==> trial 23 <==
==> flow/design.v <==
`timescale 1ns / 1ps
module dualPortRAM(clk,rst,wr_en,rd_en,din,wr_add,rd_add,dout);
	input clk,rst;
	input wr_en, rd_en;
	input [5:0] wr_add,rd_add;
	input [7:0] din;
	output reg [7:0] dout;
	reg [7:0] ram [63:0];
	integer i;
	always@(posedge clk or posedge rst)begin
		if(rst)begin
			for(i=0;i<64;i=i+1)begin
				ram[i] <= 8'd0;
			end
			dout <=8'd0;
		end
		else begin
			if(wr_en)begin
				ram[wr_add] <= din;
			end
			if(rd_en)begin
				dout <= ram[rd_add];
			end
		end
	end
endmodule
==> flow/run.sh <==
#!/bin/bash
# the make line also repeats each setting of config.mk as NAME=value (left out here)
make -C /OpenROAD-flow-scripts/flow DESIGN_CONFIG=/design/flow/config.mk WORK_HOME=/design/flow/orfs CLKGATE_MAP_FILE= finish
==> flow/config.mk <==
export PLATFORM = sky130hd
export DESIGN_NAME = dualPortRAM
export DESIGN_NICKNAME = dualPortRAM
export VERILOG_FILES = /design/flow/design.v
export SDC_FILE = /design/flow/constraint.sdc
export NUM_CORES = 4
export LEC_CHECK = 0
export CAP_MARGIN = 20
export CORE_MARGIN = 2
export CORE_UTILIZATION = 66
export SETUP_SLACK_MARGIN = 0.59
export SLEW_MARGIN = 20
==> flow/constraint.sdc <==
create_clock -name core_clock -period 2.04 [get_ports {clk}]
set_input_delay 0.4080 -clock core_clock [delete_from_list [all_inputs] [get_ports {clk}]]
set_output_delay 0.4080 -clock core_clock [all_outputs]
set_load 0.01 [all_outputs]
==> build 32 (differences from trial 23) <==
- ABC_AREA: unset -> 0
- CAP_MARGIN: 20 -> 15
- CELL_PAD_IN_SITES_GLOBAL_PLACEMENT: unset -> 1
- CORE_MARGIN: 2 -> 10
- CORE_UTILIZATION: 66 -> 41
- CTS_CLUSTER_DIAMETER: unset -> 44
- CTS_CLUSTER_SIZE: unset -> 46
- GPL_ROUTABILITY_DRIVEN: unset -> 1
- GPL_TIMING_DRIVEN: unset -> 1
- MIN_ROUTING_LAYER: unset -> met2
- PLACE_DENSITY: unset -> 0.38
- SETUP_SLACK_MARGIN: 0.59 -> unset
==> flow/constraint.sdc (replaced) <==
create_clock -name core_clock -period 6.25 [get_ports {clk}]
set_input_delay 1.2500 -clock core_clock [delete_from_list [all_inputs] [get_ports {clk}]]
set_output_delay 1.2500 -clock core_clock [all_outputs]
set_load 0.01 [all_outputs]
==> trial 70 (differences from trial 23) <==
- CORE_UTILIZATION: 66 -> 40
- SETUP_SLACK_MARGIN: 0.59 -> 0.33
==> flow/constraint.sdc (replaced) <==
create_clock -name core_clock -period 3.57 [get_ports {clk}]
set_input_delay 0.7140 -clock core_clock [delete_from_list [all_inputs] [get_ports {clk}]]
set_output_delay 0.7140 -clock core_clock [all_outputs]
set_load 0.01 [all_outputs]
==> build 54 (differences from trial 23) <==
- ABC_AREA: unset -> 1
- CELL_PAD_IN_SITES_DETAIL_PLACEMENT: unset -> 1
- CELL_PAD_IN_SITES_GLOBAL_PLACEMENT: unset -> 2
- CORE_MARGIN: 2 -> 10
- CORE_UTILIZATION: 66 -> 40
- CTS_CLUSTER_SIZE: unset -> 54
- GPL_ROUTABILITY_DRIVEN: unset -> 0
- GPL_TIMING_DRIVEN: unset -> 1
- MAX_ROUTING_LAYER: unset -> met4
- MIN_ROUTING_LAYER: unset -> met2
- SETUP_SLACK_MARGIN: 0.59 -> unset
- SLEW_MARGIN: 20 -> 40
- TNS_END_PERCENT: unset -> 20
==> flow/constraint.sdc (replaced) <==
create_clock -name core_clock -period 2.28 [get_ports {clk}]
set_input_delay 0.4560 -clock core_clock [delete_from_list [all_inputs] [get_ports {clk}]]
set_output_delay 0.4560 -clock core_clock [all_outputs]
set_load 0.01 [all_outputs]
==> notes <==
Clock power: build 32 < trial 70 < build 54 < trial 23.
The highest cell area belongs to trial 23, the lowest to build 32.
The lowest non-clock buffer count belongs to build 32, the highest to trial 23.
Between build 32 and trial 70, the lower critical path depth is in build 32 (gap 2).
In synthesized area, trial 70 and build 32 do not differ.
Trial 23 finished with negative setup slack left. Trial 70 went through all stages and came out clean. Build 54 finished but fails on negative setup slack. Build 32 went through all stages and came out clean.
Routed wire length: trial 70 < build 54 < build 32 < trial 23.
Core utilization, lowest first: trial 70, build 32, build 54, trial 23.
In trial 70 the hold slack is higher than in trial 23, by 0.47 ns.
==> figures <==
item                                                                         build 32                          build 54                 trial 23                          trial 70
Critical path required time                                                   6.75 ns                           1.82 ns                  2.59 ns                           4.07 ns
Warning total across the stage logs                                                38                                30                       31                                30
Number of cells on the worst reg-to-reg path                                        5                                 8                        6                                 9
Crit-path most repeated cell                                                        -                                 -   sky130_fd_sc_hd__buf_4            sky130_fd_sc_hd__buf_4
Wire per inst                                                                41.10 um                          25.86 um                 46.25 um                          36.00 um
Post-CTS Resized                                                                    0                                22                      217                                 0
Clock buffer count in the final layout                                             96                                88                       69                                83
Critical Path Stages                                                                8                                 1                       10                                10
Final Worst Setup Slack                                                      1.320 ns                       -0.01198 ns               -0.4191 ns                         0.3451 ns
Worst Hold Path Cells                                                               1                                 -                        -                                 1
Result of the run                                            timing/DRC/antenna clean                   failed layout checks     failed layout checks     timing/DRC/antenna clean
Reasons for failing layout checks                                                   -              negative setup slack     negative setup slack                                 -
Number of global-route vias before repair                                      26.56k                            34.53k                   22.35k                            18.16k
Post-synth area from yosys stat                                           23780 sq um                       23350 sq um              23780 sq um                       23780 sq um
Met1 Routed Length                                                               0 um                              0 um                 37.51 mm                          42.04 mm
Total standard cell area after synthesis                                  23780 sq um                       23350 sq um              23780 sq um                       23780 sq um
Wire length of the first global-routing pass                                 152.2 mm                          153.4 mm                 163.5 mm                          142.7 mm
Cell with the largest stage delay on the worst path  sky130_fd_sc_hd__clkdlybuf4s50_1  sky130_fd_sc_hd__clkdlybuf4s50_1  sky130_fd_sc_hd__nor4_4  sky130_fd_sc_hd__clkdlybuf4s50_1
Multi-input gate share of the layout cell area                                 0.3647                            0.3314                   0.3635                            0.3570
Power is estimated from default activity; no workload was simulated.
